Design master_top, start of the top module:
module master_top#(
    parameter DATA_WIDTH = 32,
    parameter ADDR_WIDTH = 32,
    parameter BRAM_QUANTITY = 6,
    parameter INTERNAL_ADDR_RANGE = 128
)(
    input                           clk,
    input                           areset,
    input  logic [             3:0] awid_i,
    input  logic [ADDR_WIDTH - 1:0] awaddr_i,
    input  logic                    awvalid_i,
    output logic                    awready_o,
    input  logic [             3:0] wid_i,
    input  logic [DATA_WIDTH - 1:0] wdata_i,
    input  logic [             3:0] wstrb_i,
    input  logic                    wlast_i,
    input  logic                    wvalid_i,
    output logic                    wready_o,
    input  logic [             3:0] arid_i,
    input  logic [ADDR_WIDTH - 1:0] araddr_i,
    input  logic                    arvalid_i,
    output logic                    arready_o,
    output logic [             3:0] rid_o,
    output logic [DATA_WIDTH - 1:0] rdata_o,
    output logic                    rlast_o,
    output logic                    rvalid_o,
    input  logic                    rready_i,
    output logic [             3:0] bid_o,
    output logic [             1:0] bresp_o,
    output logic                    bvalid_o,
    input  logic                    bready_i,
    output logic [             3:0] m_awid_o,
    output logic [             7:0] m_awlen_o,
    output logic [             2:0] m_awsize_o,
    output logic [             1:0] m_awburst_o,
    output logic [ADDR_WIDTH - 1:0] m_awaddr_o,
    output logic                    m_awvalid_o,
    input  logic                    m_awready_i,
    output logic [             3:0] m_wid_o,
    output logic [DATA_WIDTH - 1:0] m_wdata_o,
    output logic [             3:0] m_wstrb_o,
    output logic                    m_wlast_o,
  ...
Size: about 1700 cells after synthesis, roughly 400 flip-flops, ~0.019 mm2 of cells after synthesis.
Settings: LEC_CHECK=0, CAP_MARGIN=20, CORE_MARGIN=2, CORE_UTILIZATION=71, CTS_CLUSTER_SIZE=29, PLACE_DENSITY=0.65, SETUP_SLACK_MARGIN=0.77, SLEW_MARGIN=20, TNS_END_PERCENT=5; clock period 3.26 ns.
run.sh (not shown) runs the stock make flow with config.mk's settings and CLKGATE_MAP_FILE=.
The starting point ran to the end with violations: negative setup slack.
Edit:
Settings changed: CORE_UTILIZATION 71 to 55, CTS_CLUSTER_SIZE 29 to not set, PLACE_DENSITY 0.65 to 0.6, SETUP_SLACK_MARGIN 0.77 to not set, TNS_END_PERCENT 5 to not set.
Clock period 3.26 ns to 3.25 ns, I/O delays scaled along.
The new run produced a layout that fails on negative setup slack.
Wire length fell by 18%.
Synthesized cell count does not change.
Global-route usage is lower by 13 points.
Hold slack degrades by 0.064 ns.
Cell area fell by 2.4%.
Final cell count grows by about 4.4%.
Setup slack gets better by 0.36 ns.
Clock skew is lower by 0.0093 ns.
Sequential power is lower by about 1%.
Edit:
Settings changed: CORE_UTILIZATION 55 to 34.
Clock period 3.25 ns to 10.2 ns, I/O delays scaled along.
Effect: This time the run finished clean; area after synthesis does not change; clock power falls by 67%; via count falls by 3.9%; sequential share of layout area rises by 0.82 points; worst setup slack is better by 4.6 ns.
Edit:
Settings changed: CORE_UTILIZATION 34 to 72, CTS_CLUSTER_SIZE set to 29, PLACE_DENSITY 0.6 to 0.65, SETUP_SLACK_MARGIN set to -0.3.
Clock period 10.2 ns to 3.26 ns, I/O delays scaled along.
Outcome: Now the flow reached the layout checks and failed them: negative setup slack. Design area is higher by 0.63%. Worst hold slack is worse by 0.24 ns. Setup slack is worse by 4.6 ns. Via count is higher by 12%. Flip-flop count stays the same. Synthesized area is unchanged. Clock power is higher to 2.8 times its value. Routed wire length is higher by 3.1%. Critical path depth is lower by 1. Die size is lower by about 50%. Total power is higher to 3.0 times its value.
Edit:
Settings changed: CORE_UTILIZATION 72 to 40, CTS_CLUSTER_SIZE 29 to not set, PLACE_DENSITY 0.65 to 0.6, SETUP_SLACK_MARGIN -0.3 to not set.
Clock period 3.26 ns to 5.86 ns, I/O delays scaled along.
Now the flow went through all stages and came out clean.
Total power decreases by 43%.
Hold slack improved by 0.24 ns.
Worst setup slack improved by 1.1 ns.
Via count decreases by 9.9%.
Edit:
Settings changed: CORE_UTILIZATION 40 to 71, CTS_CLUSTER_SIZE set to 29, PLACE_DENSITY 0.6 to 0.65.
Clock period 5.86 ns to 3.26 ns, I/O delays scaled along.
Effect: The new run finished but fails on negative setup slack. Wire length climbs by roughly a tenth. Via count climbs by roughly a tenth. Sequential power climbs by well over a third. Design area climbs slightly. Synthesized cell count stays the same. Power climbs by well over a third. Count of clock-buffer cells in the layout drops by 7. Final cell count drops by a little under a tenth. Register-to-register slack gets worse by 2.2 ns. Die area drops by well over a third. Worst hold slack gets worse by 0.31 ns.


## job 3605
master_top again, from the RTL that the note above started with.
clock: 7.47 ns
lec_check: 0
abc_area: 1
cap_margin: 25
cell_pad_in_sites_detail_placement: 2
cell_pad_in_sites_global_placement: 3
core_aspect_ratio: 1.09
core_margin: 3
core_utilization: 64
gpl_timing_driven: 0
hold_slack_margin: -0.03
max_routing_layer: met5
min_routing_layer: met1
slew_margin: 20
tns_end_percent: 20
The log for job 3605 ends in 3_1_place_gp_skip_io with error GPL-0301, so the run never completed.
For job 6652, these inputs were changed with respect to job 3605:
- changing CAP_MARGIN from 25 to 20
- removing HOLD_SLACK_MARGIN (formerly -0.03)
- setting CTS_CLUSTER_SIZE to 35 for the first time
- changing CORE_MARGIN from 3 to 2
- removing TNS_END_PERCENT (formerly 20)
- removing MIN_ROUTING_LAYER (formerly met1)
- removing ABC_AREA (formerly 1)
- removing CELL_PAD_IN_SITES_DETAIL_PLACEMENT (formerly 2)
- removing GPL_TIMING_DRIVEN (formerly 0)
- removing CELL_PAD_IN_SITES_GLOBAL_PLACEMENT (formerly 3)
- removing MAX_ROUTING_LAYER (formerly met5)
- changing CORE_UTILIZATION from 64 to 71
- removing CORE_ASPECT_RATIO (formerly 1.09)
- setting PLACE_DENSITY to 0.65 for the first time
- changing the clock period (ns, I/O delays scaled along) from 7.47 to 3.57
[summary]
The runs compared here, job 3605 and job 6652, all ended either early or with open violations. Job 3605 got as far as 3_1_place_gp_skip_io, where a tool error ended the run. Against job 3605, job 6652 comes in 0.73% lower on yosys stat chip area. Comparing job 6652 with job 3605, the synthesized-area fraction occupied by adder cells came out essentially unchanged.
--- input diff job 6652..job 960 ---
- a change of CORE_UTILIZATION from 71 to 40
- a deleted CTS_CLUSTER_SIZE that had been 35
- a change of PLACE_DENSITY from 0.65 to 0.6
- a change of the clock period (ns, I/O delays scaled along) from 3.57 to 8.0
- Job 960 completed every stage of the flow, and the final layout passed the timing, design-rule and antenna checks.
- As far as residual antenna-violating net count after detailed routing goes, job 960 and job 6652 are indistinguishable; the numbers are identical.
- Job 960 ends up with higher floorplan row count than job 6652 does.
- Going from job 6652 to job 960, first-pass iteration count of the detailed router shrinks by 1.
- Relative to job 6652, tightest hold margin has gone up in job 960.
- Between job 6652 and job 960, the flow reports global-route wire length before repair decreasing by a little under 10%.
- Count of library flops with an enable pin across job 6652 and job 960: no real change.
- Compared with job 6652, job 960 shows a lower final period utilization.
- There was hardly any difference in netlist area before placement between job 960 and job 6652.
- Sequential cell area share ends up lower on job 6652.
- Going from job 6652 to job 960, share of power burned in combinational logic shrinks by 0.6 points.
Changes in job 2126 relative to job 960:
- changing CORE_UTILIZATION from 40 to 64
- changing the clock period (ns, I/O delays scaled along) from 8.0 to 5.86
### Flow results
Compared job 960 against job 2126; clock transition at the registers of the reported paths within noise. The higher switching share of total power came out of job 960. From job 2126 to job 960, synthesized instance count did not move at all. Wire length (job 2126 vs. job 960) decreases by a few percent. | final non-filler cell total | higher: job 960 |. Compared to job 960, job 2126 has final worst slack 1600 ps lower. Power of job 2126 exceeds that of job 960 by more than a quarter. In summary, job 2126 completed successfully, with a layout that passed the timing, design-rule and antenna checks.


master_top again, from the RTL that the note above started with.
==> flow/config.mk <==
export PLATFORM = sky130hd
export DESIGN_NAME = master_top
export DESIGN_NICKNAME = master_top
export VERILOG_FILES = /design/flow/design.v
export SDC_FILE = /design/flow/constraint.sdc
export NUM_CORES = 4
export LEC_CHECK = 0
export CAP_MARGIN = 20
export CELL_PAD_IN_SITES_DETAIL_PLACEMENT = 0
export CORE_ASPECT_RATIO = 1.21
export CORE_MARGIN = 2
export CORE_UTILIZATION = 61
export CTS_CLUSTER_SIZE = 40
export GPL_ROUTABILITY_DRIVEN = 1
export MIN_ROUTING_LAYER = met1
export PLACE_DENSITY_LB_ADDON = 0.12
export SETUP_SLACK_MARGIN = 0.17
export SLEW_MARGIN = 20
export TNS_END_PERCENT = 85
==> flow/constraint.sdc <==
create_clock -name core_clock -period 3.28 [get_ports {clk}]
set_input_delay 0.6560 -clock core_clock [delete_from_list [all_inputs] [get_ports {clk}]]
set_output_delay 0.6560 -clock core_clock [all_outputs]
set_load 0.01 [all_outputs]
The first run reached the layout checks and failed them: negative setup slack.
Then changed:
==> flow/config.mk (replaced) <==
export PLATFORM = sky130hd
export DESIGN_NAME = master_top
export DESIGN_NICKNAME = master_top
export VERILOG_FILES = /design/flow/design.v
export SDC_FILE = /design/flow/constraint.sdc
export NUM_CORES = 4
export LEC_CHECK = 0
export CAP_MARGIN = 20
export CORE_MARGIN = 2
export CORE_UTILIZATION = 72
export CTS_CLUSTER_SIZE = 36
export PLACE_DENSITY = 0.66
export SLEW_MARGIN = 20
==> flow/constraint.sdc (replaced) <==
create_clock -name core_clock -period 3.25 [get_ports {clk}]
set_input_delay 0.6500 -clock core_clock [delete_from_list [all_inputs] [get_ports {clk}]]
set_output_delay 0.6500 -clock core_clock [all_outputs]
set_load 0.01 [all_outputs]
=>
- The new run completed, yet does not pass: negative setup slack
- final cell count goes down by 3.0%
- setup slack is better by 150 ps
- clock power goes up by 16%
- clock-buffer cell count goes down by 1
- total power goes up by 8.3%
- global-route usage goes up by 14 points
- clock skew goes up by 14 ps
Then changed:
--- a/flow/config.mk
+++ b/flow/config.mk
@@ -8,6 +8,4 @@
 export CAP_MARGIN = 20
 export CORE_MARGIN = 2
-export CORE_UTILIZATION = 72
-export CTS_CLUSTER_SIZE = 36
-export PLACE_DENSITY = 0.66
+export CORE_UTILIZATION = 60
 export SLEW_MARGIN = 20
==> flow/constraint.sdc (replaced) <==
create_clock -name core_clock -period 3.57 [get_ports {clk}]
set_input_delay 0.7140 -clock core_clock [delete_from_list [all_inputs] [get_ports {clk}]]
set_output_delay 0.7140 -clock core_clock [all_outputs]
set_load 0.01 [all_outputs]
What happened: The changed run reached the layout checks and failed them: negative setup slack. Non-clock buffer count falls by 23. Flip-flop count does not change. Cell count goes up by a few percent. Die size is higher by about a fifth. Total power fell by roughly a tenth. Clock power falls by roughly a tenth. Area after synthesis stays the same. Via count fell by roughly a tenth. Clock skew came out lower by 15 ps. Global-route usage decreases by 14 points.


amber:
master_top again, from the RTL that the note above started with.
==> flow/config.mk <==
export PLATFORM = sky130hd
export DESIGN_NAME = master_top
export DESIGN_NICKNAME = master_top
export VERILOG_FILES = /design/flow/design.v
export SDC_FILE = /design/flow/constraint.sdc
export NUM_CORES = 4
export LEC_CHECK = 0
export ABC_AREA = 1
export CAP_MARGIN = 20
export CELL_PAD_IN_SITES_GLOBAL_PLACEMENT = 1
export CORE_MARGIN = 2
export CORE_UTILIZATION = 40
export GPL_ROUTABILITY_DRIVEN = 0
export PLACE_DENSITY = 0.46
export SLEW_MARGIN = 20
export TNS_END_PERCENT = 65
==> flow/constraint.sdc <==
create_clock -name core_clock -period 8.0 [get_ports {clk}]
set_input_delay 1.6000 -clock core_clock [delete_from_list [all_inputs] [get_ports {clk}]]
set_output_delay 1.6000 -clock core_clock [all_outputs]
set_load 0.01 [all_outputs]
amber | stages: all done | timing, DRC, antenna: all pass
Relative to amber, the following input files were edited for yarrow:
# amber
export LEC_CHECK = 0
export ABC_AREA = 1
export CAP_MARGIN = 20
export CELL_PAD_IN_SITES_GLOBAL_PLACEMENT = 1
export CORE_MARGIN = 2
export CORE_UTILIZATION = 40
export GPL_ROUTABILITY_DRIVEN = 0
export PLACE_DENSITY = 0.46
export SLEW_MARGIN = 20
export TNS_END_PERCENT = 65
create_clock -name core_clock -period 8.0 [get_ports {clk}]
# yarrow
export LEC_CHECK = 0
export CAP_MARGIN = 20
export CORE_MARGIN = 2
export CORE_UTILIZATION = 59
export PLACE_DENSITY = 0.6
export SLEW_MARGIN = 20
create_clock -name core_clock -period 3.25 [get_ports {clk}]
- The via count reported for yarrow is smaller than that of amber by 1540.
- Post-route standard cell area excluding fillers in yarrow vs amber: up 1.5%
- Per the comparison of yarrow with amber, smallest hold slack shows a reduction of 0.21 ns; fraction of the cycle the final worst path needs rose 44 points.
- | yarrow | all stages done | FAIL | negative setup slack |


Starting RTL as in the previous note.
clock: 1.73 ns
lec_check: 0
abc_area: 1
cap_margin: 5
cell_pad_in_sites_detail_placement: 0
core_aspect_ratio: 0.87
core_margin: 3
core_utilization: 71
cts_cluster_size: 73
gpl_routability_driven: 1
min_routing_layer: met1
setup_slack_margin: -0.09
slew_margin: 20
tns_end_percent: 100
The first run aborted during 4_1_cts with DPL-0038.
Rerun with:
ABC_AREA = unset   (was 1)
CAP_MARGIN = 20   (was 5)
CORE_ASPECT_RATIO = 0.94   (was 0.87)
CORE_MARGIN = 2   (was 3)
CORE_UTILIZATION = 72   (was 71)
CTS_CLUSTER_SIZE = 40   (was 73)
HOLD_SLACK_MARGIN = -0.08   (was unset)
PLACE_DENSITY = 0.65   (was unset)
SETUP_SLACK_MARGIN = -0.31   (was -0.09)
TNS_END_PERCENT = 5   (was 100)
clock period = 3.28 ns   (was 1.73 ns; I/O delays follow)
Outcome:
- With this change the flow finished with negative setup slack left
- area after synthesis went down by 0.73%
- die area shrinks by 4.3%
- synthesized cell count came out lower by 26%


Setup of the reference run:
Starting RTL as in the previous note.
Settings: LEC_CHECK=0, CAP_MARGIN=25, CELL_PAD_IN_SITES_GLOBAL_PLACEMENT=3, CORE_MARGIN=2, CORE_UTILIZATION=64, GPL_TIMING_DRIVEN=0, HOLD_SLACK_MARGIN=-0.03, MAX_ROUTING_LAYER=met4, SLEW_MARGIN=20, TNS_END_PERCENT=95; clock period 5.02 ns.
The reference run got as far as global placement without I/O, where a tool error ended the run.
Edits applied to the flow inputs when going from the reference run to the trial run:
- a deleted GPL_TIMING_DRIVEN that had been 0
- an added PLACE_DENSITY of 0.6
- a deleted MAX_ROUTING_LAYER that had been met4
- a change of TNS_END_PERCENT from 95 to 65
- a change of CAP_MARGIN from 25 to 20
- a deleted HOLD_SLACK_MARGIN that had been -0.03
- a change of CELL_PAD_IN_SITES_GLOBAL_PLACEMENT from 3 to 1
- a change of CORE_UTILIZATION from 64 to 40
- a change of the clock period (ns, I/O delays scaled along) from 5.02 to 8.0
### Flow results
The trial run: all stages complete, timing, DRC and antenna checks passed
Synthesized cell count: the trial run vs the reference run identical
From the reference run to the trial run the numbers moved as follows: total die size went up by about 60%, floorplan row count higher.
Power figures rest on the tool's default switching activity, not on a simulated workload.
